--- flow/run.sh ---
#!/bin/bash
# the make line also repeats each setting of config.mk as NAME=value (left out here)
make -C /OpenROAD-flow-scripts/flow DESIGN_CONFIG=/design/flow/config.mk WORK_HOME=/design/flow/orfs CLKGATE_MAP_FILE= finish
--- flow/config.mk ---
export PLATFORM = sky130hd
export DESIGN_NAME = convolver
export DESIGN_NICKNAME = convolver
export VERILOG_FILES = /design/flow/design.v
export SDC_FILE = /design/flow/constraint.sdc
export NUM_CORES = 4
export LEC_CHECK = 0
export CAP_MARGIN = 20
export CORE_MARGIN = 2
export CORE_UTILIZATION = 70
export SLEW_MARGIN = 20
--- flow/constraint.sdc ---
create_clock -name core_clock -period 6.45 [get_ports {clk}]
set_input_delay 1.2900 -clock core_clock [delete_from_list [all_inputs] [get_ports {clk}]]
set_output_delay 1.2900 -clock core_clock [all_outputs]
set_load 0.01 [all_outputs]
--- flow/design.v ---
module mac #(
	parameter N = 16,  
	parameter Q = 12  
	)(
	input logic clk, sclr, ce,
	input logic [N-1:0] a_i, b_i, 
	input logic [N*2-1:0] c_i,
	output logic [N*2-1:0] r_o
	);
	always_ff @(posedge clk or posedge sclr) begin
		if (sclr) r_o <= 'd0;
		else if (ce) begin
				r_o <= (a_i * b_i + c_i);  
			end
	end
endmodule
module variable_shift_register #(parameter WIDTH = 8, parameter SIZE = 3)(
	input logic clk, rst, ce,
	input logic [WIDTH-1:0] data_i,
	output logic [WIDTH-1:0] data_o
	);
	logic [WIDTH-1:0] sh_r [SIZE-1:0];  
	generate 
	genvar i;
	for (i = 0; i < SIZE; i = i + 1) begin : for_loop
		always_ff @(posedge clk or posedge rst) begin
			if (rst) sh_r[i] <= 'd0; 
			else begin
				if (ce) begin
					if (i == 'd0) sh_r[i] <= data_i;
					else sh_r[i] <= sh_r[i - 1];
				end
			end
		end
	end : for_loop
	endgenerate
	assign data_o = sh_r[SIZE - 1];
endmodule
`timescale 1ns / 1ps
module convolver #(
	parameter n = 8'h0a,	 
	parameter k = 8'h03,  
	parameter s = 1,  
	parameter BL = 16,  
	parameter Q = 12  
	)(
	input logic clk,
	input logic rst,
	input logic ce,
	input logic [BL-1:0] activation,
	input logic [(k*k)*BL-1:0] weight1,
	output logic [31:0] conv_op,
	output logic valid_conv,
	output logic end_conv
	);
	logic [31:0] count1;  
	logic [31:0] count2;  
	logic [31:0] count3;  
	logic [31:0] row_count;  
	logic en1, en2, en3;  
	logic [BL-1:0] weight [0:k*k-1];
	generate
		genvar j;
		for (j = 0; j < k*k; j = j + 1) begin : for_loop
			assign weight[j][BL-1:0] = weight1[BL*j +: BL];
		end : for_loop
	endgenerate
	logic [BL*2-1:0] tmp [k*k+1:0];
	assign tmp[0] = 32'h00000000;
	generate
	genvar i;
	for (i = 0; i < k*k; i = i + 1) begin : for_loop1
		if ((i+1) % k == 0) begin 					 
			if (i == k*k - 1) begin 				 
				mac #(.N(BL), .Q(Q)) MAC0(
					.clk(clk),
					.sclr(rst),
					.ce(ce),
					.a_i(activation),
					.b_i(weight[i]),
					.c_i(tmp[i]),
					.r_o(conv_op)
				);
			end
			else begin
				logic [BL*2-1:0] tmp2;
				mac #(.N(BL), .Q(Q)) MAC1(
					.clk(clk),
					.sclr(rst),
					.ce(ce),
					.a_i(activation),
					.b_i(weight[i]),
					.c_i(tmp[i]),
					.r_o(tmp2)
				);
				variable_shift_register #(.WIDTH(BL*2), .SIZE(n-k)) SR(
					.clk(clk),
					.rst(rst),
					.ce(ce),
					.data_i(tmp2),
					.data_o(tmp[i+1])
					);
			end
		end
		else begin
			mac #(.N(BL), .Q(Q)) MAC2(
					.clk(clk),
					.sclr(rst),
					.ce(ce),
					.a_i(activation),
					.b_i(weight[i]),
					.c_i(tmp[i]),
					.r_o(tmp[i+1])
				);
		end
	end : for_loop1
	endgenerate
	always_ff @(posedge clk) begin
		if (rst) begin
			count1 <= 0;
			count2 <= 0;
			count3 <= 0;
			row_count <= 0;
			en1 <= 0;
			en2 <= 1;
			en3 <= 0;
		end
		else if (ce) begin
		if (ce) begin
			if (count1 == (k-1)*n + k - 1) begin  
				count1 <= count1 + 1'b1;
				en1 <= 1'b1;
			end
			else count1 <= count1 + 1'b1;
		end
		if (en1 && en2) begin
			if (count2 == n - k) begin
				count2 <= 0;
				en2 <= 0;
				row_count <= row_count + 1'b1;
			end
			else count2 <= count2 + 1'b1;
		end
		if(~en2) begin
			if(count3 == k-2) begin
				count3<=0;
				en2 <= 1'b1;
			end
		else
			count3 <= count3 + 1'b1;
		end
		if((((count2 + 1) % s == 0) && (row_count % s == 0))
			||(count3 == k-2)&&(row_count % s == 0)
			||(count1 == (k-1)*n+k-1))
		begin                                                                                                                        
			en3 <= 1;                                                                                                                             
		end
		else 
			en3 <= 0;
		end
	end
	assign end_conv = (count1>= n*n+2) ? 1'b1 : 1'b0;
	assign valid_conv = (en1&&en2&&en3);
endmodule
==> reports/qor.json, run 1 <==
{
  "run_status": {
    "outcome": "finished with violations",
    "so_faults": "setup timing"
  },
  "floorplan": {
    "floorplan.io_pins": 197,
    "die-width_um": 410,
    "die.size.y_um": 410,
    "die_area_sq_um": 168000,
    "cell_rows": 148,
    "fp.coreArea_sq_um": 163000,
    "initial_utilization_pct": 70.6
  },
  "routing": {
    "route.detailed.vias_per_inst": 5.96,
    "drt_pass1_iterations": 9,
    "wirelength_routed_mm": 375,
    "drt-wirelength-per-cell_um": 23.7,
    "ant_nets": 0,
    "drc_errors": 0,
    "detail_route.iter0.violations": 8691,
    "vias": 94500
  },
  "worst_setup_path": {
    "critical_path.endpoint": "for_loop1[2].genblk1.genblk1.MAC1.r_o[31]",
    "cp_max_fo": 8,
    "critPathLaunchType": "input pin",
    "r2r_slack_ns": 0.90,
    "path_class": "in -> reg",
    "cpPeakStageDelay_ns": 0.85,
    "timing.critical_path.required_ns": 7.06,
    "cpMostUsedCell": "inv_1",
    "worst-path-buf-inv": 7,
    "worstReg2RegEnd": "for_loop1[2].genblk1.genblk1.MAC1.r_o[31]",
    "critical_path_cell_count": 23,
    "timing.critical_path.to_type": "register",
    "critical_path.cell_chain": "clkdlybuf4s50_1, buf_4, nand2_1, fa_1, inv_1, ha_1, ha_1, inv_1, fa_1, inv_1, ha_1, inv_1, fa_1, nor2b_1, o31a_1, o2111ai_4, a21oi_4, o21ai_4, o21ai_4, buf_6, a41oi_2, xnor2_1, a21oi_1",
    "worst_r2r_startpoint": "for_loop1[1].genblk1.MAC2.r_o[3]",
    "timing.reg2reg.worst_path_depth": 21,
    "cp_slowest_cell": "clkdlybuf4s50_1",
    "critical_path.startpoint": "weight1[32]",
    "worstPathArrival_ns": 7.50,
    "critical-path-top-delay-family": "adder cells"
  },
  "yosys": {
    "yosys_area_sq_um": 115000,
    "common_cells": "inv_1, fa_1, nand2_1, and2_1, ha_1",
    "synth_top_flop_cell": "dfrtp_1",
    "avgSynthCellArea_sq_um": 9.44,
    "synth.cell_area_sq_um": 115000,
    "simple_gate_area_share_pct": 13.6,
    "compound_area_share_pct": 4.89,
    "synth.distinct_cells": 87,
    "post-synth-top-area-fraction_pct": 34.6,
    "yosys-top-cells-area": "fa_1, dfrtp_1, ha_1",
    "async_flop_share_pct": 88.1,
    "synth_sequential_area_ratio_pct": 17.7,
    "synth-seq-cells": 835,
    "yosys_cells": 12200,
    "synth_adder_area_share_pct": 44.4,
    "netlist.top_cell.by_area": "fa_1",
    "net_count_after_synthesis": 15300,
    "post_synth_main_logic_family": "adder cells",
    "number_of_enable_type_register_cells_in_the_synthesized_netlist": 0,
    "synthMostInstantiatedCell": "inv_1",
    "post_synth_xor_area_fraction_pct": 2.39,
    "netlist_instances": 12200,
    "yosysWarnings": 8,
    "synth.area.mux_share_pct": 5.59
  },
  "worst_hold_path": {
    "min_from": "en3",
    "holdPathStages": 2,
    "worst_hold_path_type": "reg -> reg",
    "hold_path_end": "en3"
  },
  "place": {
    "post-dp-hpwl_mm": 255,
    "gp_routability_congestion": 0.972,
    "post-place-cells": 15300,
    "portBuffers": 196,
    "placedInstanceArea_sq_um": 130000
  },
  "cts": {
    "clk_root_buffer_cell": "clkbuf_16",
    "clk_latency_ns": 0.76,
    "cts.path.max_buffers": 3,
    "tritoncts": "built",
    "cts_num_sinks": 835,
    "cts.clk_slew.worst_paths_ns": 0.06,
    "ctsHtreeMaxLevel": 3,
    "cts_made_buffers": 92,
    "cts_hold_repair.buffers": 0
  },
  "final_timing": {
    "rsz0062_at_grt": "true",
    "final_max_slew_viol_count": 0,
    "finalHoldViolCount": 0,
    "worst_pin_slew_ns": 1.06,
    "final_period_minus_worst_setup_slack_ns": 6.89,
    "skew_ns": 0.0504,
    "top_achievable_clock_speed_mhz": 145,
    "period_used_pct": 107,
    "final_critical_path_setup_slack_ns": -0.441,
    "worst_slew_margin_rel_pct": 29.4,
    "timing.final.setup_violations": 102
  },
  "job": {
    "timing.max_cap.violations": 0,
    "number_of_warnings_in_the_stage_logs": 61
  },
  "global_routing": {
    "total_gr_overflow": 0,
    "number_of_antenna_violations_at_the_first_check_in_global_routing": 28,
    "grt_pass1_wl_mm": 548,
    "grt_max_degree": 185,
    "grt_util_all_layers_pct": 42.2,
    "first_global_vias": 101000
  },
  "finish": {
    "seqCellArea_sq_um": 20400,
    "count_of_filler_cells_inserted_in_the_layout": 7926,
    "area.growth.synth_to_final_pct": 23.1,
    "multi_input_comb_area_sq_um": 86400,
    "final_net_count": 16600,
    "stdcell_area_sq_um": 142000,
    "post_layout_cell_count": 15900
  }
}
## through the flow
step | setup TNS (ns) | utilization, % | hold slack, ns | setup slack (ns)
finish | -15.40 | 86.9 | 0.482 | -0.441
global route | -27.58 | 86.9 | 0.492 | -0.576
CTS | -7.53 | 84.1 | 0.480 | -0.356
detailed placement | -170.99 | 79.9 | 0.468 | -1.40
global placement | -155.60 | 79.9 | 0.439 | -1.36
floorplan | -3853.48 | - | 0.428 | -6.38
## layer usage
metal	vias up	GRT usage (%)	routed length [um]
li1	39300	-	-
met5	-	0	105
met3	2195	10.2	41000
met4	16	23.6	30800
met2	5832	70.0	176000
met1	47200	50.7	127000
## timing repair
item | in CTS | in global routing
buffers inserted | 128 | 171
cloned | 18 | 15
pin swaps | 297 | 609
endpoints found under the hold margin | 0 | 0
endpoints found under the setup margin | 145 | 148
gates resized | 539 | 822
## final cells by class
cell class              count  area share [%]
multi-input cells        7894            60.9
flip-flops and latches    835            14.4
repair buffers           1820            12.6
inverters                2932            7.76
well taps                2175            1.92
clock buffers             119            1.81
clock inverters            54           0.590
diodes                     21          0.0370
==> run 2, diff against run 1 <==
Settings changed: CORE_UTILIZATION 70 to 40.
Clock period 6.45 ns to 8.0 ns, I/O delays scaled along.
==> reports/qor.json, run 2 <==
{
  "run_status": {
    "outcome": {"value": "complete, no violations", "change": "was finished with violations"}
  },
  "finish": {
    "post_layout_cell_count": {"value": 16600, "change": "was 15900"},
    "area.growth.synth_to_final": {"value": 13.4, "unit": "%", "change": "was 23.1%"},
    "postLayoutCoreUtil": {"value": 45.5, "unit": "%", "change": "was 86.9%"},
    "count_of_filler_cells_inserted_in_the_layout": {"value": 27500, "change": "was 7926"},
    "final_net_count": {"value": 15800, "change": "was 16600"}
  },
  "place": {
    "place_ws": {"value": -0.608, "unit": "ns", "change": "was -1.40 ns"},
    "post-dp-hpwl": {"value": 237, "unit": "mm", "change": "was 255 mm"},
    "portBuffers": {"value": 196, "change": "unchanged"},
    "post-place-cells": {"value": 16400, "change": "was 15300"},
    "gp_routability_congestion": {"value": 0.878, "change": "was 0.972"}
  },
  "worst_setup_path": {
    "critical-path-top-delay-family": {"value": "adder cells", "change": "unchanged"},
    "worst-path-buf-inv": {"value": 8, "change": "was 7"},
    "critical_path.endpoint": {"value": "for_loop1[1].genblk1.MAC2.r_o[31]", "change": "was for_loop1[2].genblk1.genblk1.MAC1.r_o[31]"},
    "timing.critical_path.required": {"value": 8.59, "unit": "ns", "change": "was 7.06 ns"},
    "path_class": {"value": "in -> reg", "change": "unchanged"},
    "worst_r2r_startpoint": {"value": "for_loop1[5].genblk1.genblk1.SR.sh_r[6][9]", "change": "was for_loop1[1].genblk1.MAC2.r_o[3]"},
    "worstReg2RegEnd": {"value": "for_loop1[6].genblk1.MAC2.r_o[30]", "change": "was for_loop1[2].genblk1.genblk1.MAC1.r_o[31]"},
    "worstPathArrival": {"value": 8.13, "unit": "ns", "change": "was 7.50 ns"},
    "cpMostUsedCell": {"value": "fa_1", "change": "was inv_1"},
    "timing.reg2reg.worst_path_depth": {"value": 19, "change": "was 21"},
    "cp_slowest_cell": {"value": "a2111oi_0", "change": "was clkdlybuf4s50_1"},
    "cp_max_fo": {"value": 14, "change": "was 8"},
    "critical_path_cell_count": {"value": 24, "change": "was 23"},
    "critical_path.startpoint": {"value": "weight1[20]", "change": "was weight1[32]"},
    "r2r_slack": {"value": 2.75, "unit": "ns", "change": "was 0.90 ns"},
    "cpPeakStageDelay": {"value": 0.59, "unit": "ns", "change": "was 0.85 ns"},
    "timing.critical_path.to_type": {"value": "register", "change": "unchanged"},
    "critPathLaunchType": {"value": "input pin", "change": "unchanged"},
    "critical_path.cell_chain": {"value": "clkdlybuf4s50_1, buf_12, and2_1, fa_1, inv_1, fa_1, fa_1, inv_1, fa_1, fa_1, inv_1, fa_1, inv_1, ha_1, a21o_1, a2111oi_0, a31oi_1, a41oi_1, buf_4, o311ai_1, buf_4, a31oi_1, xnor2_1, mux2_2", "change": "was clkdlybuf4s50_1, buf_4, nand2_1, fa_1, inv_1, ha_1, ha_1, inv_1, fa_1, inv_1, ha_1, inv_1, fa_1, nor2b_1, o31a_1, o2111ai_4, a21oi_4, o21ai_4, o21ai_4, buf_6, a41oi_2, xnor2_1, a21oi_1"}
  },
  "routing": {
    "detail_route.iter0.violations": {"value": 4085, "change": "was 8691"},
    "route.detailed.vias_per_inst": {"value": 4.83, "change": "was 5.96"},
    "ant_nets": {"value": 0, "change": "unchanged"},
    "drc_errors": {"value": 0, "change": "unchanged"},
    "wirelength_routed": {"value": 290, "unit": "mm", "change": "was 375 mm"},
    "drt-wirelength-per-cell": {"value": 17.5, "unit": "um", "change": "was 23.7 um"},
    "drt_pass1_iterations": {"value": 5, "change": "was 9"},
    "vias": {"value": 80300, "change": "was 94500"}
  },
  "yosys": {
    "post_synth_xor_area_fraction": {"value": 2.39, "unit": "%", "change": "unchanged"},
    "post_synth_main_logic_family": {"value": "adder cells", "change": "unchanged"},
    "synth_sequential_area_ratio": {"value": 17.7, "unit": "%", "change": "unchanged"},
    "async_flop_share": {"value": 88.1, "unit": "%", "change": "unchanged"},
    "yosys-top-cells-area": {"value": "fa_1, dfrtp_1, ha_1", "change": "unchanged"},
    "synth.cell_area": {"value": 115000, "unit": "sq um", "change": "unchanged"},
    "avgSynthCellArea": {"value": 9.44, "unit": "sq um", "change": "unchanged"},
    "compound_area_share": {"value": 4.89, "unit": "%", "change": "unchanged"},
    "yosysWarnings": {"value": 8, "change": "unchanged"},
    "number_of_enable_type_register_cells_in_the_synthesized_netlist": {"value": 0, "change": "unchanged"},
    "netlist.top_cell.by_area": {"value": "fa_1", "change": "unchanged"},
    "synth.area.mux_share": {"value": 5.59, "unit": "%", "change": "unchanged"},
    "yosys_area": {"value": 115000, "unit": "sq um", "change": "unchanged"},
    "post-synth-top-area-fraction": {"value": 34.6, "unit": "%", "change": "unchanged"},
    "synth-seq-cells": {"value": 835, "change": "unchanged"},
    "synthMostInstantiatedCell": {"value": "inv_1", "change": "unchanged"},
    "yosys_cells": {"value": 12200, "change": "unchanged"},
    "synth.distinct_cells": {"value": 87, "change": "unchanged"},
    "simple_gate_area_share": {"value": 13.6, "unit": "%", "change": "unchanged"},
    "net_count_after_synthesis": {"value": 15300, "change": "unchanged"},
    "synth_top_flop_cell": {"value": "dfrtp_1", "change": "unchanged"},
    "netlist_instances": {"value": 12200, "change": "unchanged"},
    "common_cells": {"value": "inv_1, fa_1, nand2_1, and2_1, ha_1", "change": "unchanged"},
    "synth_adder_area_share": {"value": 44.4, "unit": "%", "change": "unchanged"}
  },
  "final_timing": {
    "rsz0062_at_grt": {"value": "false", "change": "was true"},
    "period_used_share": {"value": 94.2, "unit": "%", "change": "was 107%"},
    "finalHoldViolCount": {"value": 0, "change": "unchanged"},
    "timing.final.setup_violations": {"value": 0, "change": "was 102"},
    "worst_pin_slew": {"value": 1.02, "unit": "ns", "change": "was 1.06 ns"},
    "fin_hold_ws": {"value": 0.458, "unit": "ns", "change": "was 0.482 ns"},
    "final_critical_path_setup_slack": {"value": 0.462, "unit": "ns", "change": "was -0.441 ns"},
    "top_achievable_clock_speed_mhz": 133,
    "worst_slew_margin_rel": {"value": 32.0, "unit": "%", "change": "was 29.4%"},
    "skew": {"value": 0.0452, "unit": "ns", "change": "was 0.0504 ns"},
    "setup_tns": {"value": 0, "unit": "ns", "change": "was -15.40 ns"},
    "final_period_minus_worst_setup_slack_ns": 7.54,
    "final_max_slew_viol_count": {"value": 0, "change": "unchanged"}
  },
  "floorplan": {
    "cell_rows": {"value": 197, "change": "was 148"},
    "fp.coreArea": {"value": 287000, "unit": "sq um", "change": "was 163000 sq um"},
    "die_area": {"value": 292000, "unit": "sq um", "change": "was 168000 sq um"},
    "die-width": {"value": 541, "unit": "um", "change": "was 410 um"},
    "initial_utilization": {"value": 40.1, "unit": "%", "change": "was 70.6%"},
    "floorplan.io_pins": {"value": 197, "change": "unchanged"},
    "die.size.y": {"value": 541, "unit": "um", "change": "was 410 um"}
  },
  "cts": {
    "tritoncts": {"value": "built", "change": "unchanged"},
    "clk_latency": {"value": 0.75, "unit": "ns", "change": "was 0.76 ns"},
    "ctsHtreeMaxLevel": {"value": 3, "change": "unchanged"},
    "cts_made_buffers": {"value": 99, "change": "was 92"},
    "cts-resized-gates": {"value": 0, "change": "was 539"},
    "cts_hold_repair.buffers": {"value": 0, "change": "unchanged"},
    "number_of_post_cts_setup_repair_buffers": {"value": 0, "change": "was 128"},
    "cts.clk_slew.worst_paths": {"value": 0.06, "unit": "ns", "change": "about the same"},
    "cts_num_sinks": {"value": 835, "change": "unchanged"},
    "cts.path.max_buffers": {"value": 3, "change": "unchanged"},
    "clk_root_buffer_cell": {"value": "clkbuf_16", "change": "unchanged"}
  },
  "worst_hold_path": {
    "min_from": {"value": "en3", "change": "unchanged"},
    "worst_hold_path_type": {"value": "reg -> reg", "change": "unchanged"},
    "holdPathStages": {"value": 2, "change": "unchanged"},
    "hold_path_end": {"value": "en3", "change": "unchanged"}
  },
  "global_routing": {
    "grt_pass1_wl": {"value": 476, "unit": "mm", "change": "was 548 mm"},
    "grt_max_degree": {"value": 183, "change": "was 185"},
    "grt_util_all_layers": {"value": 20.5, "unit": "%", "change": "was 42.2%"},
    "first_global_vias": {"value": 86000, "change": "was 101000"},
    "total_gr_overflow": {"value": 0, "change": "unchanged"},
    "number_of_antenna_violations_at_the_first_check_in_global_routing": {"value": 28, "change": "unchanged"}
  },
  "job": {
    "timing.max_cap.violations": {"value": 0, "change": "unchanged"},
    "number_of_warnings_in_the_stage_logs": {"value": 53, "change": "was 61"}
  }
}
run 2: per-layer routing:
metal | track usage [%] | share of wire (%) | vias up
met3 | 2.57 | 4.6 | 382
met1 | 28.2 | 46 | 40700
li1 | - | - | 37600
met5 | 0 | 0.047 | -
met4 | 5.45 | 2.8 | 20
met2 | 33.9 | 47 | 1581
run 2: through the flow:
step,instance area (sq um)
6_report,131000
5_1_grt,131000
4_1_cts,131000
3_5_place_dp,127000
3_3_place_gp,127000
2_1_floorplan,115000
run 2: final cells by class:
| class | count | area, sq um | area share (%) |
|---|---|---|---|
| Antenna cell | 10 | 25.0 | 0.0191 |
| Clock buffer | 129 | 2720 | 2.08 |
| Clock inverter | 54 | 721 | 0.551 |
| Inverter | 2932 | 11000 | 8.42 |
| Multi-Input combinational cell | 7894 | 81700 | 62.5 |
| Sequential cell | 835 | 20400 | 15.6 |
| Tap cell | 3781 | 4730 | 3.62 |
| Timing Repair Buffer | 986 | 9370 | 7.17 |
==> run 3, diff against run 2 <==
Settings changed: ABC_AREA set to 1, CAP_MARGIN 20 to 25, CELL_PAD_IN_SITES_DETAIL_PLACEMENT set to 2, CORE_ASPECT_RATIO set to 1.59, CORE_MARGIN 2 to 9, CORE_UTILIZATION 40 to 45, CTS_CLUSTER_DIAMETER set to 397, GPL_ROUTABILITY_DRIVEN set to 0, HOLD_SLACK_MARGIN set to 0.02, MIN_ROUTING_LAYER set to met2, SLEW_MARGIN 20 to 30.
Clock period 8.0 ns to 8.55 ns, I/O delays scaled along.
==> reports/qor.json, run 3 <==
{
  "yosys": {
    "yosys-top-cells-area": {"value": "fa_1, nand2_1, inv_1", "change": "was fa_1, dfrtp_1, ha_1"},
    "net_count_after_synthesis": {"value": 20300, "change": "was 15300"},
    "simple_gate_area_share": {"value": 21.5, "unit": "%", "change": "was 13.6%"},
    "common_cells": {"value": "nand2_1, inv_1, fa_1, ha_1, dfrtp_1", "change": "was inv_1, fa_1, nand2_1, and2_1, ha_1"},
    "synthMostInstantiatedCell": {"value": "nand2_1", "change": "was inv_1"},
    "compound_area_share": {"value": 3.16, "unit": "%", "change": "was 4.89%"},
    "synth_top_flop_cell": {"value": "dfrtp_1", "change": "unchanged"},
    "synth.area.mux_share": {"value": 0, "unit": "%", "change": "was 5.59%"},
    "synth-seq-cells": {"value": 835, "change": "unchanged"},
    "netlist.top_cell.by_area": {"value": "fa_1", "change": "unchanged"},
    "post_synth_main_logic_family": {"value": "adder cells", "change": "unchanged"},
    "post_synth_xor_area_fraction": {"value": 0.684, "unit": "%", "change": "was 2.39%"},
    "yosysWarnings": {"value": 8, "change": "unchanged"},
    "async_flop_share": {"value": 88.1, "unit": "%", "change": "unchanged"},
    "post-synth-top-area-fraction": {"value": 31.8, "unit": "%", "change": "was 34.6%"},
    "synth_sequential_area_ratio": {"value": 16.3, "unit": "%", "change": "was 17.7%"},
    "yosys_area": {"value": 125000, "unit": "sq um", "change": "was 115000 sq um"},
    "synth.distinct_cells": {"value": 43, "change": "was 87"},
    "synth_adder_area_share": {"value": 40.8, "unit": "%", "change": "was 44.4%"},
    "synth.cell_area": {"value": 125000, "unit": "sq um", "change": "was 115000 sq um"},
    "number_of_enable_type_register_cells_in_the_synthesized_netlist": {"value": 0, "change": "unchanged"},
    "avgSynthCellArea": {"value": 7.26, "unit": "sq um", "change": "was 9.44 sq um"},
    "yosys_cells": {"value": 17300, "change": "was 12200"},
    "netlist_instances": {"value": 17300, "change": "was 12200"}
  },
  "run_status": {
    "stop_stage": "detailed placement",
    "stop_error": "[ERROR DPL-0033] detailed placement checks failed during check placement.",
    "outcome": {"value": "stopped before the end", "change": "was complete, no violations"}
  },
  "floorplan": {
    "fp.coreArea": {"value": 278000, "unit": "sq um", "change": "was 287000 sq um"},
    "initial_utilization": {"value": 45.2, "unit": "%", "change": "was 40.1%"},
    "die_area": {"value": 299000, "unit": "sq um", "change": "was 292000 sq um"},
    "floorplan.io_pins": {"value": 197, "change": "unchanged"},
    "die.size.y": {"value": 684, "unit": "um", "change": "was 541 um"},
    "cell_rows": {"value": 244, "change": "was 197"},
    "die-width": {"value": 437, "unit": "um", "change": "was 541 um"}
  },
  "place": {
    "portBuffers": {"value": 196, "change": "unchanged"}
  }
}
-- run 3: through the flow --
step / setup slack (ns) / instance area, sq um
after floorplan: 1.51 / 125000
after global placement: 0.560 / 132000
==> run 4, diff against run 3 <==
Settings changed: CAP_MARGIN 25 to 30, CELL_PAD_IN_SITES_DETAIL_PLACEMENT 2 to not set, CORE_ASPECT_RATIO 1.59 to not set, CORE_MARGIN 9 to 4, CORE_UTILIZATION 45 to 57, CTS_CLUSTER_DIAMETER 397 to 398, GPL_ROUTABILITY_DRIVEN 0 to 1, HOLD_SLACK_MARGIN 0.02 to 0.11, SETUP_SLACK_MARGIN set to 0.26, SLEW_MARGIN 30 to 5, TNS_END_PERCENT set to 60.
Clock period 8.55 ns to 8.38 ns, I/O delays scaled along.
==> reports/qor.json, run 4 <==
{
  "run_status": {
    "outcome": {"value": "complete, no violations", "change": "was stopped before the end"}
  },
  "finish": {
    "post_layout_cell_count": 20100,
    "count_of_filler_cells_inserted_in_the_layout": 20700,
    "area.growth.synth_to_final_pct": 7.21,
    "multi_input_comb_area_sq_um": 82900,
    "seqCellArea_sq_um": 20400,
    "final_net_count": 20200
  },
  "place": {
    "post-dp-hpwl_mm": 282,
    "portBuffers": {"value": 196, "change": "unchanged"},
    "gp_routability_congestion": 1.00,
    "post-place-cells": 19800
  },
  "final_timing": {
    "worst_pin_slew_ns": 1.04,
    "skew_ns": 0.126,
    "final_period_minus_worst_setup_slack_ns": 7.18,
    "finalHoldViolCount": 0,
    "worst_slew_margin_rel_pct": 30.2,
    "rsz0062_at_grt": "false",
    "top_achievable_clock_speed_mhz": 139,
    "timing.final.setup_violations": 0,
    "setup_tns_ns": 0,
    "final_max_slew_viol_count": 0,
    "period_used_pct": 85.6
  },
  "worst_setup_path": {
    "timing.reg2reg.worst_path_depth": 18,
    "r2r_slack_ns": 3.60,
    "cpPeakStageDelay_ns": 0.87,
    "worstPathArrival_ns": 7.82,
    "timing.critical_path.required_ns": 9.02,
    "worstReg2RegEnd": "for_loop1[7].genblk1.MAC2.r_o[26]",
    "critical_path.endpoint": "for_loop1[4].genblk1.MAC2.r_o[21]",
    "cp_slowest_cell": "clkdlybuf4s50_1",
    "critPathLaunchType": "input pin",
    "critical_path.startpoint": "weight1[73]",
    "critical-path-top-delay-family": "adder cells",
    "timing.critical_path.to_type": "register",
    "worst-path-buf-inv": 8,
    "path_class": "in -> reg",
    "cp_max_fo": 11,
    "critical_path.cell_chain": "clkdlybuf4s50_1, buf_4, nand2_1, fa_1, inv_1, fa_1, inv_1, fa_1, inv_1, fa_1, fa_1, inv_1, fa_1, inv_1, ha_1, nand2_1, nor2_1, inv_1, nor2_1, nand4_1, nand3_1, nand2_1, nand3_1, nand2_1",
    "critical_path_cell_count": 24,
    "worst_r2r_startpoint": "for_loop1[6].genblk1.MAC2.r_o[15]"
  },
  "yosys": {
    "yosys_area": {"value": 125000, "unit": "sq um", "change": "unchanged"},
    "simple_gate_area_share": {"value": 21.5, "unit": "%", "change": "unchanged"},
    "synth.distinct_cells": {"value": 43, "change": "unchanged"},
    "synth.area.mux_share": {"value": 0, "unit": "%", "change": "unchanged"},
    "synth_adder_area_share": {"value": 40.8, "unit": "%", "change": "unchanged"},
    "synthMostInstantiatedCell": {"value": "nand2_1", "change": "unchanged"},
    "post_synth_xor_area_fraction": {"value": 0.684, "unit": "%", "change": "unchanged"},
    "synth.cell_area": {"value": 125000, "unit": "sq um", "change": "unchanged"},
    "compound_area_share": {"value": 3.16, "unit": "%", "change": "unchanged"},
    "yosysWarnings": {"value": 8, "change": "unchanged"},
    "post_synth_main_logic_family": {"value": "adder cells", "change": "unchanged"},
    "post-synth-top-area-fraction": {"value": 31.8, "unit": "%", "change": "unchanged"},
    "avgSynthCellArea": {"value": 7.26, "unit": "sq um", "change": "unchanged"},
    "async_flop_share": {"value": 88.1, "unit": "%", "change": "unchanged"},
    "common_cells": {"value": "nand2_1, inv_1, fa_1, ha_1, dfrtp_1", "change": "unchanged"},
    "yosys_cells": {"value": 17300, "change": "unchanged"},
    "synth_sequential_area_ratio": {"value": 16.3, "unit": "%", "change": "unchanged"},
    "yosys-top-cells-area": {"value": "fa_1, nand2_1, inv_1", "change": "unchanged"},
    "synth-seq-cells": {"value": 835, "change": "unchanged"},
    "netlist_instances": {"value": 17300, "change": "unchanged"},
    "netlist.top_cell.by_area": {"value": "fa_1", "change": "unchanged"},
    "synth_top_flop_cell": {"value": "dfrtp_1", "change": "unchanged"},
    "number_of_enable_type_register_cells_in_the_synthesized_netlist": {"value": 0, "change": "unchanged"},
    "net_count_after_synthesis": {"value": 20300, "change": "unchanged"}
  },
  "cts": {
    "cts_num_sinks": 835,
    "number_of_post_cts_setup_repair_buffers": 0,
    "cts_hold_repair.buffers": 0,
    "cts.clk_slew.worst_paths_ns": 0.06,
    "cts_made_buffers": 100,
    "clk_root_buffer_cell": "clkbuf_16",
    "ctsHtreeMaxLevel": 3,
    "tritoncts": "built",
    "cts.path.max_buffers": 3,
    "cts-resized-gates": 0,
    "clk_latency_ns": 0.85
  },
  "routing": {
    "wirelength_routed_mm": 370,
    "ant_nets": 0,
    "drc_errors": 0,
    "drt-wirelength-per-cell_um": 18.4,
    "vias": 141000,
    "route.detailed.vias_per_inst": 7.03,
    "detail_route.iter0.violations": 24400,
    "drt_pass1_iterations": 14
  },
  "worst_hold_path": {
    "holdPathStages": 2,
    "min_from": "for_loop1[2].genblk1.genblk1.MAC1.r_o[14]",
    "hold_path_end": "for_loop1[2].genblk1.genblk1.SR.sh_r[0][14]",
    "worst_hold_path_type": "reg -> reg"
  },
  "global_routing": {
    "grt_max_degree": 231,
    "grt_pass1_wl_mm": 588,
    "first_global_vias": 159000,
    "grt_util_all_layers_pct": 48.7,
    "number_of_antenna_violations_at_the_first_check_in_global_routing": 16,
    "total_gr_overflow": 0
  },
  "floorplan": {
    "die.size.y": {"value": 477, "unit": "um", "change": "was 684 um"},
    "die-width": {"value": 477, "unit": "um", "change": "was 437 um"},
    "die_area": {"value": 228000, "unit": "sq um", "change": "was 299000 sq um"},
    "cell_rows": {"value": 171, "change": "was 244"},
    "floorplan.io_pins": {"value": 197, "change": "unchanged"},
    "fp.coreArea": {"value": 218000, "unit": "sq um", "change": "was 278000 sq um"},
    "initial_utilization": {"value": 57.5, "unit": "%", "change": "was 45.2%"}
  },
  "job": {
    "number_of_warnings_in_the_stage_logs": 67,
    "timing.max_cap.violations": 0
  }
}
[run 4: final cells by class]
cell class | count | area share, %
diodes | 72 | 0.134
clock buffers | 142 | 2.13
clock inverters | 42 | 0.454
inverters | 5126 | 14.3
multi-input cells | 10600 | 61.7
flip-flops and latches | 835 | 15.2
well taps | 2854 | 2.66
repair buffers | 461 | 3.44
[run 4: layer usage]
layer  vias up  global-route usage (%)  routed length, um
met5         -                    32.2               6070
met4       202                    9.45              37700
met3      4078                    70.5             162000
met2     35500                    52.2             165000
met1     53300                       -                  0
li1      48300                       -                  -
[run 4: stage by stage]
stage,util (%),setup WS [ns],hold WS (ns),area (sq um)
6_report,61.7,1.20,0.457,134000
5_1_grt,61.6,0.925,0.478,134000
4_1_cts,61.6,1.42,0.458,134000
3_5_place_dp,60.0,0.658,0.450,131000
3_3_place_gp,60.0,0.626,0.447,131000
2_1_floorplan,-,1.37,0.436,125000
==> run 5, diff against run 4 <==
Settings changed: ABC_AREA 1 to not set, CAP_MARGIN 30 to 20, CORE_MARGIN 4 to 2, CORE_UTILIZATION 57 to 50, CTS_CLUSTER_DIAMETER 398 to not set, GPL_ROUTABILITY_DRIVEN 1 to 0, HOLD_SLACK_MARGIN 0.11 to not set, MAX_ROUTING_LAYER set to met4, MIN_ROUTING_LAYER met2 to not set, PLACE_DENSITY_LB_ADDON set to 0.09, SETUP_SLACK_MARGIN 0.26 to not set, SLEW_MARGIN 5 to 20, TNS_END_PERCENT 60 to not set.
Clock period 8.38 ns to 10.9 ns, I/O delays scaled along.
==> reports/qor.json, run 5 <==
{
  "final_timing": {
    "timing.final.setup_violations": {"value": 0, "change": "unchanged"},
    "worst_slew_margin_rel": {"value": 29.6, "unit": "%", "change": "was 30.2%"},
    "final_max_slew_viol_count": {"value": 0, "change": "unchanged"},
    "setup_tns": {"value": 0, "unit": "ns", "change": "unchanged"},
    "top_achievable_clock_speed_mhz": 114,
    "final_period_minus_worst_setup_slack_ns": 8.74,
    "finalHoldViolCount": {"value": 0, "change": "unchanged"},
    "rsz0062_at_grt": {"value": "false", "change": "unchanged"},
    "skew": {"value": 0.0593, "unit": "ns", "change": "was 0.126 ns"},
    "worst_pin_slew": {"value": 1.06, "unit": "ns", "change": "was 1.04 ns"},
    "period_used_share": {"value": 80.2, "unit": "%", "change": "was 85.6%"}
  },
  "global_routing": {
    "total_gr_overflow": {"value": 0, "change": "unchanged"},
    "first_global_vias": {"value": 87400, "change": "was 159000"},
    "grt_pass1_wl": {"value": 491, "unit": "mm", "change": "was 588 mm"},
    "number_of_antenna_violations_at_the_first_check_in_global_routing": {"value": 29, "change": "was 16"},
    "grt_util_all_layers": {"value": 27.4, "unit": "%", "change": "was 48.7%"},
    "grt_max_degree": {"value": 183, "change": "was 231"}
  },
  "worst_setup_path": {
    "cpMostUsedCell": "fa_1",
    "worst_r2r_startpoint": {"value": "for_loop1[1].genblk1.MAC2.r_o[9]", "change": "was for_loop1[6].genblk1.MAC2.r_o[15]"},
    "timing.critical_path.to_type": {"value": "register", "change": "unchanged"},
    "critPathLaunchType": {"value": "input pin", "change": "unchanged"},
    "critical_path.cell_chain": {"value": "clkdlybuf4s50_1, nand2_1, fa_1, fa_1, fa_1, inv_1, fa_1, fa_1, inv_1, fa_1, inv_1, ha_1, a21o_1, a2111oi_0, a31oi_1, a41oi_1, o21ai_1, a41oi_1, xor2_1, mux2i_1", "change": "was clkdlybuf4s50_1, buf_4, nand2_1, fa_1, inv_1, fa_1, inv_1, fa_1, inv_1, fa_1, fa_1, inv_1, fa_1, inv_1, ha_1, nand2_1, nor2_1, inv_1, nor2_1, nand4_1, nand3_1, nand2_1, nand3_1, nand2_1"},
    "critical_path_cell_count": {"value": 20, "change": "was 24"},
    "r2r_slack": {"value": 5.52, "unit": "ns", "change": "was 3.60 ns"},
    "worstPathArrival": {"value": 9.38, "unit": "ns", "change": "was 7.82 ns"},
    "critical_path.startpoint": {"value": "weight1[19]", "change": "was weight1[73]"},
    "cpPeakStageDelay": {"value": 1.12, "unit": "ns", "change": "was 0.87 ns"},
    "critical_path.endpoint": {"value": "for_loop1[1].genblk1.MAC2.r_o[29]", "change": "was for_loop1[4].genblk1.MAC2.r_o[21]"},
    "cp_max_fo": {"value": 16, "change": "was 11"},
    "cp_slowest_cell": {"value": "clkdlybuf4s50_1", "change": "unchanged"},
    "worstReg2RegEnd": {"value": "for_loop1[2].genblk1.genblk1.MAC1.r_o[28]", "change": "was for_loop1[7].genblk1.MAC2.r_o[26]"},
    "timing.critical_path.required": {"value": 11.54, "unit": "ns", "change": "was 9.02 ns"},
    "path_class": {"value": "in -> reg", "change": "unchanged"},
    "worst-path-buf-inv": {"value": 4, "change": "was 8"},
    "critical-path-top-delay-family": {"value": "adder cells", "change": "unchanged"},
    "timing.reg2reg.worst_path_depth": {"value": 18, "change": "unchanged"}
  },
  "cts": {
    "cts.path.max_buffers": {"value": 3, "change": "unchanged"},
    "cts_hold_repair.buffers": {"value": 0, "change": "unchanged"},
    "ctsHtreeMaxLevel": {"value": 3, "change": "unchanged"},
    "tritoncts": {"value": "built", "change": "unchanged"},
    "cts.clk_slew.worst_paths": {"value": 0.06, "unit": "ns", "change": "about the same"},
    "cts_num_sinks": {"value": 835, "change": "unchanged"},
    "cts_made_buffers": {"value": 102, "change": "was 100"},
    "number_of_post_cts_setup_repair_buffers": {"value": 0, "change": "unchanged"},
    "clk_latency": {"value": 0.80, "unit": "ns", "change": "was 0.85 ns"},
    "cts-resized-gates": {"value": 0, "change": "unchanged"},
    "clk_root_buffer_cell": {"value": "clkbuf_16", "change": "unchanged"}
  },
  "floorplan": {
    "fp.coreArea": {"value": 229000, "unit": "sq um", "change": "was 218000 sq um"},
    "floorplan.io_pins": {"value": 197, "change": "unchanged"},
    "die-width": {"value": 484, "unit": "um", "change": "was 477 um"},
    "cell_rows": {"value": 176, "change": "was 171"},
    "die_area": {"value": 234000, "unit": "sq um", "change": "was 228000 sq um"},
    "die.size.y": {"value": 484, "unit": "um", "change": "was 477 um"},
    "initial_utilization": {"value": 50.2, "unit": "%", "change": "was 57.5%"}
  },
  "job": {
    "number_of_warnings_in_the_stage_logs": {"value": 45, "change": "was 67"},
    "timing.max_cap.violations": {"value": 0, "change": "unchanged"}
  },
  "routing": {
    "vias": {"value": 79900, "change": "was 141000"},
    "route.detailed.vias_per_inst": {"value": 5.26, "change": "was 7.03"},
    "drc_errors": {"value": 0, "change": "unchanged"},
    "drt_pass1_iterations": {"value": 6, "change": "was 14"},
    "detail_route.iter0.violations": {"value": 4753, "change": "was 24400"},
    "drt-wirelength-per-cell": {"value": 19.8, "unit": "um", "change": "was 18.4 um"},
    "wirelength_routed": {"value": 301, "unit": "mm", "change": "was 370 mm"},
    "ant_nets": {"value": 0, "change": "unchanged"}
  },
  "yosys": {
    "net_count_after_synthesis": {"value": 15300, "change": "was 20300"},
    "synth.distinct_cells": {"value": 87, "change": "was 43"},
    "yosys_area": {"value": 115000, "unit": "sq um", "change": "was 125000 sq um"},
    "synth-seq-cells": {"value": 835, "change": "unchanged"},
    "synth.area.mux_share": {"value": 5.59, "unit": "%", "change": "was 0%"},
    "avgSynthCellArea": {"value": 9.44, "unit": "sq um", "change": "was 7.26 sq um"},
    "compound_area_share": {"value": 4.89, "unit": "%", "change": "was 3.16%"},
    "synth.cell_area": {"value": 115000, "unit": "sq um", "change": "was 125000 sq um"},
    "async_flop_share": {"value": 88.1, "unit": "%", "change": "unchanged"},
    "yosys-top-cells-area": {"value": "fa_1, dfrtp_1, ha_1", "change": "was fa_1, nand2_1, inv_1"},
    "netlist.top_cell.by_area": {"value": "fa_1", "change": "unchanged"},
    "post-synth-top-area-fraction": {"value": 34.6, "unit": "%", "change": "was 31.8%"},
    "post_synth_main_logic_family": {"value": "adder cells", "change": "unchanged"},
    "synth_sequential_area_ratio": {"value": 17.7, "unit": "%", "change": "was 16.3%"},
    "common_cells": {"value": "inv_1, fa_1, nand2_1, and2_1, ha_1", "change": "was nand2_1, inv_1, fa_1, ha_1, dfrtp_1"},
    "number_of_enable_type_register_cells_in_the_synthesized_netlist": {"value": 0, "change": "unchanged"},
    "synthMostInstantiatedCell": {"value": "inv_1", "change": "was nand2_1"},
    "yosys_cells": {"value": 12200, "change": "was 17300"},
    "synth_adder_area_share": {"value": 44.4, "unit": "%", "change": "was 40.8%"},
    "synth_top_flop_cell": {"value": "dfrtp_1", "change": "unchanged"},
    "simple_gate_area_share": {"value": 13.6, "unit": "%", "change": "was 21.5%"},
    "yosysWarnings": {"value": 8, "change": "unchanged"},
    "post_synth_xor_area_fraction": {"value": 2.39, "unit": "%", "change": "was 0.684%"},
    "netlist_instances": {"value": 12200, "change": "was 17300"}
  },
  "worst_hold_path": {
    "hold_path_end": {"value": "en3", "change": "was for_loop1[2].genblk1.genblk1.SR.sh_r[0][14]"},
    "worst_hold_path_type": {"value": "reg -> reg", "change": "unchanged"},
    "min_from": {"value": "en3", "change": "was for_loop1[2].genblk1.genblk1.MAC1.r_o[14]"},
    "holdPathStages": {"value": 2, "change": "unchanged"}
  },
  "place": {
    "post-dp-hpwl": {"value": 229, "unit": "mm", "change": "was 282 mm"},
    "placedInstanceArea": {"value": 120000, "unit": "sq um", "change": "was 131000 sq um"},
    "portBuffers": {"value": 196, "change": "unchanged"}
  },
  "run_status": {
    "outcome": {"value": "complete, no violations", "change": "unchanged"}
  },
  "finish": {
    "area.growth.synth_to_final": {"value": 7.40, "unit": "%", "change": "was 7.21%"},
    "stdcell_area": {"value": 124000, "unit": "sq um", "change": "was 134000 sq um"},
    "final_net_count": {"value": 15100, "change": "was 20200"},
    "count_of_filler_cells_inserted_in_the_layout": {"value": 21000, "change": "was 20700"}
  }
}
-- run 5: final cells by class --
cell class | instances | area [sq um] | area share [%]
sequential | 835 | 20400 | 16.5
timing repair buffer | 302 | 3120 | 2.52
antenna | 15 | 37.5 | 0.0303
inverter | 2932 | 11000 | 8.90
tap | 3026 | 3790 | 3.06
multi-input combinational | 7894 | 81700 | 66.0
clock buffer | 139 | 2940 | 2.38
clock inverter | 54 | 733 | 0.593
-- run 5: routing by layer --
layer  global-route usage [%]  wire [um]  vias up
met3                     2.93      14000      433
met4                     7.30       8870        0
met1                     36.5     134000    41300
met5                        -          0        -
met2                     44.8     144000     1858
li1                         -          -    36300
-- run 5: metrics by stage --
stage	setup slack, ns	hold slack [ns]	std cells	utilization [%]
global placement	1.63	0.439	15000	52.3
CTS	2.32	0.464	15200	53.9
finish	2.16	0.467	15200	53.9
global route	1.88	0.478	15200	53.9
floorplan	-2.82	0.428	12200	-
detailed placement	1.48	0.452	15000	52.3
==> run 6, diff against run 5 <==
Settings changed: CORE_UTILIZATION 50 to 66, GPL_ROUTABILITY_DRIVEN 0 to not set, MAX_ROUTING_LAYER met4 to not set, PLACE_DENSITY_LB_ADDON 0.09 to not set, SETUP_SLACK_MARGIN set to 0.96.
Clock period 10.9 ns to 7.51 ns, I/O delays scaled along.
==> reports/qor.json, run 6 <==
{
  "worst_hold_path": {
    "holdPathStages": {"value": 2, "change": "unchanged"},
    "worst_hold_path_type": {"value": "reg -> reg", "change": "unchanged"},
    "hold_path_end": {"value": "en3", "change": "unchanged"},
    "min_from": {"value": "en3", "change": "unchanged"}
  },
  "cts": {
    "cts_num_sinks": {"value": 835, "change": "unchanged"},
    "cts.clk_slew.worst_paths": {"value": 0.06, "unit": "ns", "change": "about the same"},
    "cts_made_buffers": {"value": 93, "change": "was 102"},
    "clk_root_buffer_cell": {"value": "clkbuf_16", "change": "unchanged"},
    "cts.path.max_buffers": {"value": 3, "change": "unchanged"},
    "clk_latency": {"value": 0.74, "unit": "ns", "change": "was 0.80 ns"},
    "tritoncts": {"value": "built", "change": "unchanged"},
    "cts_hold_repair.buffers": {"value": 0, "change": "unchanged"},
    "ctsHtreeMaxLevel": {"value": 3, "change": "unchanged"}
  },
  "yosys": {
    "post-synth-top-area-fraction": {"value": 34.6, "unit": "%", "change": "unchanged"},
    "post_synth_main_logic_family": {"value": "adder cells", "change": "unchanged"},
    "yosys_area": {"value": 115000, "unit": "sq um", "change": "unchanged"},
    "synth_adder_area_share": {"value": 44.4, "unit": "%", "change": "unchanged"},
    "simple_gate_area_share": {"value": 13.6, "unit": "%", "change": "unchanged"},
    "synth.area.mux_share": {"value": 5.59, "unit": "%", "change": "unchanged"},
    "compound_area_share": {"value": 4.89, "unit": "%", "change": "unchanged"},
    "async_flop_share": {"value": 88.1, "unit": "%", "change": "unchanged"},
    "synth.cell_area": {"value": 115000, "unit": "sq um", "change": "unchanged"},
    "avgSynthCellArea": {"value": 9.44, "unit": "sq um", "change": "unchanged"},
    "netlist_instances": {"value": 12200, "change": "unchanged"},
    "synth.distinct_cells": {"value": 87, "change": "unchanged"},
    "netlist.top_cell.by_area": {"value": "fa_1", "change": "unchanged"},
    "yosys-top-cells-area": {"value": "fa_1, dfrtp_1, ha_1", "change": "unchanged"},
    "yosys_cells": {"value": 12200, "change": "unchanged"},
    "number_of_enable_type_register_cells_in_the_synthesized_netlist": {"value": 0, "change": "unchanged"},
    "yosysWarnings": {"value": 8, "change": "unchanged"},
    "synth_top_flop_cell": {"value": "dfrtp_1", "change": "unchanged"},
    "post_synth_xor_area_fraction": {"value": 2.39, "unit": "%", "change": "unchanged"},
    "synth-seq-cells": {"value": 835, "change": "unchanged"},
    "common_cells": {"value": "inv_1, fa_1, nand2_1, and2_1, ha_1", "change": "unchanged"},
    "synthMostInstantiatedCell": {"value": "inv_1", "change": "unchanged"},
    "synth_sequential_area_ratio": {"value": 17.7, "unit": "%", "change": "unchanged"},
    "net_count_after_synthesis": {"value": 15300, "change": "unchanged"}
  },
  "final_timing": {
    "final_max_slew_viol_count": {"value": 0, "change": "unchanged"},
    "finalHoldViolCount": {"value": 0, "change": "unchanged"},
    "rsz0062_at_grt": {"value": "true", "change": "was false"},
    "timing.final.setup_violations": {"value": 0, "change": "unchanged"},
    "top_achievable_clock_speed_mhz": 144,
    "skew": {"value": 0.0261, "unit": "ns", "change": "was 0.0593 ns"},
    "final_period_minus_worst_setup_slack_ns": 6.93,
    "period_used_share": {"value": 92.3, "unit": "%", "change": "was 80.2%"},
    "final_critical_path_setup_slack": {"value": 0.581, "unit": "ns", "change": "was 2.16 ns"},
    "worst_pin_slew": {"value": 1.12, "unit": "ns", "change": "was 1.06 ns"},
    "worst_slew_margin_rel": {"value": 25.4, "unit": "%", "change": "was 29.6%"},
    "fin_hold_ws": {"value": 0.471, "unit": "ns", "change": "was 0.467 ns"}
  },
  "worst_setup_path": {
    "critical_path.startpoint": {"value": "activation[8]", "change": "was weight1[19]"},
    "timing.reg2reg.worst_path_depth": {"value": 19, "change": "was 18"},
    "worstReg2RegEnd": {"value": "for_loop1[2].genblk1.genblk1.MAC1.r_o[28]", "change": "unchanged"},
    "worst-path-buf-inv": {"value": 6, "change": "was 4"},
    "cp_max_fo": {"value": 5, "change": "was 16"},
    "critical_path.endpoint": {"value": "for_loop1[8].genblk1.genblk1.MAC0.r_o[29]", "change": "was for_loop1[1].genblk1.MAC2.r_o[29]"},
    "cp_slowest_cell": {"value": "fa_1", "change": "was clkdlybuf4s50_1"},
    "critPathLaunchType": {"value": "input pin", "change": "unchanged"},
    "critical-path-top-delay-family": {"value": "adder cells", "change": "unchanged"},
    "critical_path.cell_chain": {"value": "buf_16, buf_16, buf_16, nand2_4, fa_1, inv_1, fa_1, fa_1, fa_1, fa_1, inv_1, fa_1, inv_2, ha_4, a21o_1, a221o_1, a41o_1, and3_4, or4_4, a31oi_4, o21ai_2, xor2_1, mux2_4", "change": "was clkdlybuf4s50_1, nand2_1, fa_1, fa_1, fa_1, inv_1, fa_1, fa_1, inv_1, fa_1, inv_1, ha_1, a21o_1, a2111oi_0, a31oi_1, a41oi_1, o21ai_1, a41oi_1, xor2_1, mux2i_1"},
    "cpMostUsedCell": {"value": "fa_1", "change": "unchanged"},
    "path_class": {"value": "in -> reg", "change": "unchanged"},
    "worstPathArrival": {"value": 7.54, "unit": "ns", "change": "was 9.38 ns"},
    "timing.critical_path.to_type": {"value": "register", "change": "unchanged"},
    "timing.critical_path.required": {"value": 8.12, "unit": "ns", "change": "was 11.54 ns"},
    "r2r_slack": {"value": 2.41, "unit": "ns", "change": "was 5.52 ns"},
    "worst_r2r_startpoint": {"value": "for_loop1[1].genblk1.MAC2.r_o[8]", "change": "was for_loop1[1].genblk1.MAC2.r_o[9]"},
    "critical_path_cell_count": {"value": 23, "change": "was 20"},
    "cpPeakStageDelay": {"value": 0.52, "unit": "ns", "change": "was 1.12 ns"}
  },
  "floorplan": {
    "floorplan.io_pins": {"value": 197, "change": "unchanged"},
    "die_area": {"value": 178000, "unit": "sq um", "change": "was 234000 sq um"},
    "fp.coreArea": {"value": 174000, "unit": "sq um", "change": "was 229000 sq um"},
    "cell_rows": {"value": 153, "change": "was 176"},
    "initial_utilization": {"value": 66.4, "unit": "%", "change": "was 50.2%"},
    "die-width": {"value": 422, "unit": "um", "change": "was 484 um"},
    "die.size.y": {"value": 422, "unit": "um", "change": "was 484 um"}
  },
  "routing": {
    "vias": {"value": 90700, "change": "was 79900"},
    "drc_errors": {"value": 0, "change": "unchanged"},
    "detail_route.iter0.violations": {"value": 6795, "change": "was 4753"},
    "route.detailed.vias_per_inst": {"value": 5.66, "change": "was 5.26"},
    "route.met2.wl": {"value": 167, "unit": "mm", "change": "was 144 mm"},
    "wl_met3": {"value": 27.9, "unit": "mm", "change": "was 14.0 mm"},
    "drt-wirelength-per-cell": {"value": 21.9, "unit": "um", "change": "was 19.8 um"},
    "top_metal_layer_carrying_routed_signals": {"value": "met5", "change": "was met4"},
    "wirelength_met1": {"value": 130, "unit": "mm", "change": "was 134 mm"},
    "drt_pass1_iterations": {"value": 8, "change": "was 6"},
    "wirelength_routed": {"value": 351, "unit": "mm", "change": "was 301 mm"},
    "ant_nets": {"value": 0, "change": "unchanged"}
  },
  "global_routing": {
    "grt_max_degree": {"value": 195, "change": "was 183"},
    "number_of_antenna_violations_at_the_first_check_in_global_routing": {"value": 31, "change": "was 29"},
    "total_gr_overflow": {"value": 0, "change": "unchanged"},
    "grt_pass1_wl": {"value": 539, "unit": "mm", "change": "was 491 mm"},
    "first_global_vias": {"value": 97600, "change": "was 87400"},
    "grt_util_all_layers": {"value": 39.1, "unit": "%", "change": "was 27.4%"}
  },
  "finish": {
    "count_of_filler_cells_inserted_in_the_layout": {"value": 10100, "change": "was 21000"},
    "area.growth.synth_to_final": {"value": 25.0, "unit": "%", "change": "was 7.40%"},
    "final_net_count": {"value": 16700, "change": "was 15100"}
  },
  "job": {
    "timing.max_cap.violations": {"value": 0, "change": "unchanged"},
    "number_of_warnings_in_the_stage_logs": {"value": 51, "change": "was 45"}
  },
  "place": {
    "place_ws": {"value": -0.584, "unit": "ns", "change": "was 1.48 ns"},
    "portBuffers": {"value": 196, "change": "unchanged"},
    "gp_routability_congestion": 0.941,
    "post-dp-hpwl": {"value": 245, "unit": "mm", "change": "was 229 mm"}
  },
  "run_status": {
    "outcome": {"value": "complete, no violations", "change": "unchanged"}
  }
}
run 6: timing repair:
action | 4_1_cts | 5_1_grt
endpoints found under the setup margin | 152 | 153
pin swaps | 636 | 610
resized | 1221 | 701
gates cloned | 51 | 7
buffers inserted | 371 | 134
run 6: metrics by stage:
step           instance area (sq um)  utilization, %  setup TNS [ns]  instances
6_report                      144000            82.9               0      16000
3_5_place_dp                  128000            73.6          -28.72      15300
2_1_floorplan                 116000               -        -3183.38      12200
4_1_cts                       140000            80.6               0      15900
3_3_place_gp                  128000            73.6          -21.92      15300
5_1_grt                       144000            82.9               0      16000
run 6: final cells by class:
type | count | area [sq um] | area share (%)
diodes | 24 | 60.1 | 0.0417
inverters | 2932 | 11000 | 7.65
repair buffers | 1854 | 19400 | 13.4
well taps | 2325 | 2910 | 2.02
multi-input cells | 7894 | 87000 | 60.4
clock inverters | 41 | 561 | 0.389
flip-flops and latches | 835 | 20400 | 14.2
clock buffers | 132 | 2720 | 1.89
run 6: metal layers:
metal  track usage [%]  up-vias
li1                  -    39400
met5                 0        -
met3              7.70     1263
met2              64.2     3910
met1              48.9    46100
met4              21.7       14
==> run 7, diff against run 6 <==
Settings changed: CORE_UTILIZATION 66 to 40, SETUP_SLACK_MARGIN 0.96 to not set.
Clock period 7.51 ns to 8.45 ns, I/O delays scaled along.
==> reports/qor.json, run 7 <==
{
  "floorplan": {
    "fp.coreArea": {"value": 287000, "unit": "sq um", "change": "was 174000 sq um"},
    "die.size.y": {"value": 541, "unit": "um", "change": "was 422 um"},
    "die-width": {"value": 541, "unit": "um", "change": "was 422 um"}
  },
  "cts": {
    "cts.path.max_buffers": {"value": 3, "change": "unchanged"},
    "tritoncts": {"value": "built", "change": "unchanged"},
    "cts_made_buffers": {"value": 100, "change": "was 93"},
    "clk_latency": {"value": 0.75, "unit": "ns", "change": "was 0.74 ns"},
    "cts_num_sinks": {"value": 835, "change": "unchanged"},
    "cts_hold_repair.buffers": {"value": 0, "change": "unchanged"},
    "ctsHtreeMaxLevel": {"value": 3, "change": "unchanged"},
    "clk_root_buffer_cell": {"value": "clkbuf_16", "change": "unchanged"}
  },
  "worst_setup_path": {
    "critical_path.startpoint": {"value": "weight1[33]", "change": "was activation[8]"},
    "critical_path.cell_chain": {"value": "clkdlybuf4s50_1, buf_4, nand2_1, fa_1, fa_1, fa_1, inv_1, fa_1, fa_1, inv_1, fa_1, inv_1, ha_1, o21ai_0, nor2_1, or4b_1, a41o_1, a2bb2oi_1, a21oi_1, a211oi_1, nand3_1, o311ai_1", "change": "was buf_16, buf_16, buf_16, nand2_4, fa_1, inv_1, fa_1, fa_1, fa_1, fa_1, inv_1, fa_1, inv_2, ha_4, a21o_1, a221o_1, a41o_1, and3_4, or4_4, a31oi_4, o21ai_2, xor2_1, mux2_4"},
    "critical_path.endpoint": {"value": "for_loop1[2].genblk1.genblk1.MAC1.r_o[30]", "change": "was for_loop1[8].genblk1.genblk1.MAC0.r_o[29]"},
    "critical-path-top-delay-family": {"value": "adder cells", "change": "unchanged"},
    "path_class": {"value": "in -> reg", "change": "unchanged"},
    "critPathLaunchType": {"value": "input pin", "change": "unchanged"},
    "cp_max_fo": {"value": 9, "change": "was 5"},
    "cpMostUsedCell": {"value": "fa_1", "change": "unchanged"},
    "worst_r2r_startpoint": {"value": "for_loop1[7].genblk1.MAC2.r_o[10]", "change": "was for_loop1[1].genblk1.MAC2.r_o[8]"},
    "worstPathArrival": {"value": 8.29, "unit": "ns", "change": "was 7.54 ns"},
    "timing.critical_path.required": {"value": 9.07, "unit": "ns", "change": "was 8.12 ns"},
    "cp_slowest_cell": {"value": "clkdlybuf4s50_1", "change": "was fa_1"}
  },
  "worst_hold_path": {
    "worst_hold_path_type": {"value": "reg -> reg", "change": "unchanged"},
    "holdPathStages": {"value": 2, "change": "unchanged"},
    "min_from": {"value": "en3", "change": "unchanged"}
  },
  "global_routing": {
    "total_gr_overflow": {"value": 0, "change": "unchanged"},
    "grt_util_all_layers": {"value": 20.4, "unit": "%", "change": "was 39.1%"},
    "grt_max_degree": {"value": 180, "change": "was 195"}
  },
  "routing": {
    "route.detailed.vias_per_inst": {"value": 4.86, "change": "was 5.66"},
    "ant_nets": {"value": 0, "change": "unchanged"},
    "drt-wirelength-per-cell": {"value": 17.7, "unit": "um", "change": "was 21.9 um"},
    "drt_pass1_iterations": {"value": 6, "change": "was 8"},
    "detail_route.iter0.violations": {"value": 4047, "change": "was 6795"}
  },
  "yosys": {
    "net_count_after_synthesis": {"value": 15300, "change": "unchanged"},
    "common_cells": {"value": "inv_1, fa_1, nand2_1, and2_1, ha_1", "change": "unchanged"},
    "synth_sequential_area_ratio": {"value": 17.7, "unit": "%", "change": "unchanged"},
    "netlist_instances": {"value": 12200, "change": "unchanged"},
    "yosys_area": {"value": 115000, "unit": "sq um", "change": "unchanged"},
    "yosysWarnings": {"value": 8, "change": "unchanged"},
    "synth_top_flop_cell": {"value": "dfrtp_1", "change": "unchanged"},
    "synthMostInstantiatedCell": {"value": "inv_1", "change": "unchanged"},
    "simple_gate_area_share": {"value": 13.6, "unit": "%", "change": "unchanged"},
    "post_synth_xor_area_fraction": {"value": 2.39, "unit": "%", "change": "unchanged"},
    "netlist.top_cell.by_area": {"value": "fa_1", "change": "unchanged"},
    "post_synth_main_logic_family": {"value": "adder cells", "change": "unchanged"},
    "compound_area_share": {"value": 4.89, "unit": "%", "change": "unchanged"},
    "avgSynthCellArea": {"value": 9.44, "unit": "sq um", "change": "unchanged"}
  },
  "final_timing": {
    "rsz0062_at_grt": {"value": "false", "change": "was true"},
    "worst_pin_slew": {"value": 1.05, "unit": "ns", "change": "was 1.12 ns"},
    "period_used_share": {"value": 90.7, "unit": "%", "change": "was 92.3%"},
    "worst_slew_margin_rel": {"value": 30.0, "unit": "%", "change": "was 25.4%"},
    "timing.final.setup_violations": {"value": 0, "change": "unchanged"},
    "skew": {"value": 0.0516, "unit": "ns", "change": "was 0.0261 ns"},
    "final_max_slew_viol_count": {"value": 0, "change": "unchanged"},
    "top_achievable_clock_speed_mhz": 130
  },
  "job": {
    "number_of_warnings_in_the_stage_logs": {"value": 50, "change": "was 51"},
    "timing.max_cap.violations": {"value": 0, "change": "unchanged"}
  },
  "finish": {
    "postLayoutCoreUtil": {"value": 44.5, "unit": "%", "change": "was 82.9%"},
    "area.growth.synth_to_final": {"value": 11.1, "unit": "%", "change": "was 25.0%"}
  },
  "place": {
    "post-dp-hpwl": {"value": 234, "unit": "mm", "change": "was 245 mm"},
    "gp_routability_congestion": {"value": 0.869, "change": "was 0.941"}
  },
  "run_status": {
    "outcome": {"value": "complete, no violations", "change": "unchanged"}
  }
}
run 7: area by class of cell:
class                   count  area [sq um]  area share [%]
multi-input cells        7894         81700            63.8
inverters                2932         11000            8.60
well taps                3781          4730            3.70
diodes                     18          45.0          0.0352
flip-flops and latches    835         20400            15.9
clock inverters            54           778           0.608
repair buffers            692          6570            5.14
clock buffers             126          2760            2.16
run 7: through the flow:
stage	std cells	area, sq um	setup slack (ns)	TNS (ns)	hold slack [ns]
floorplan	12200	115000	-4.78	-2606.53	0.428
global placement	16100	124000	0.129	0	0.440
detailed placement	16100	124000	0.0638	0	0.448
CTS	16300	128000	0.860	0	0.463
global route	16300	128000	0.405	0	0.505
finish	16300	128000	0.786	0	0.459
run 7: layer usage:
metal / wire length [um] / part of all wire, % / vias up / global-route usage, %
li1: - / - / 37100 / -
met1: 132000 / 46 / 40300 / 28.1
met2: 135000 / 47 / 1521 / 34.0
met3: 14600 / 5.1 / 394 / 2.78
met4: 7720 / 2.7 / 26 / 5.09
met5: 174 / 0.060 / - / 0
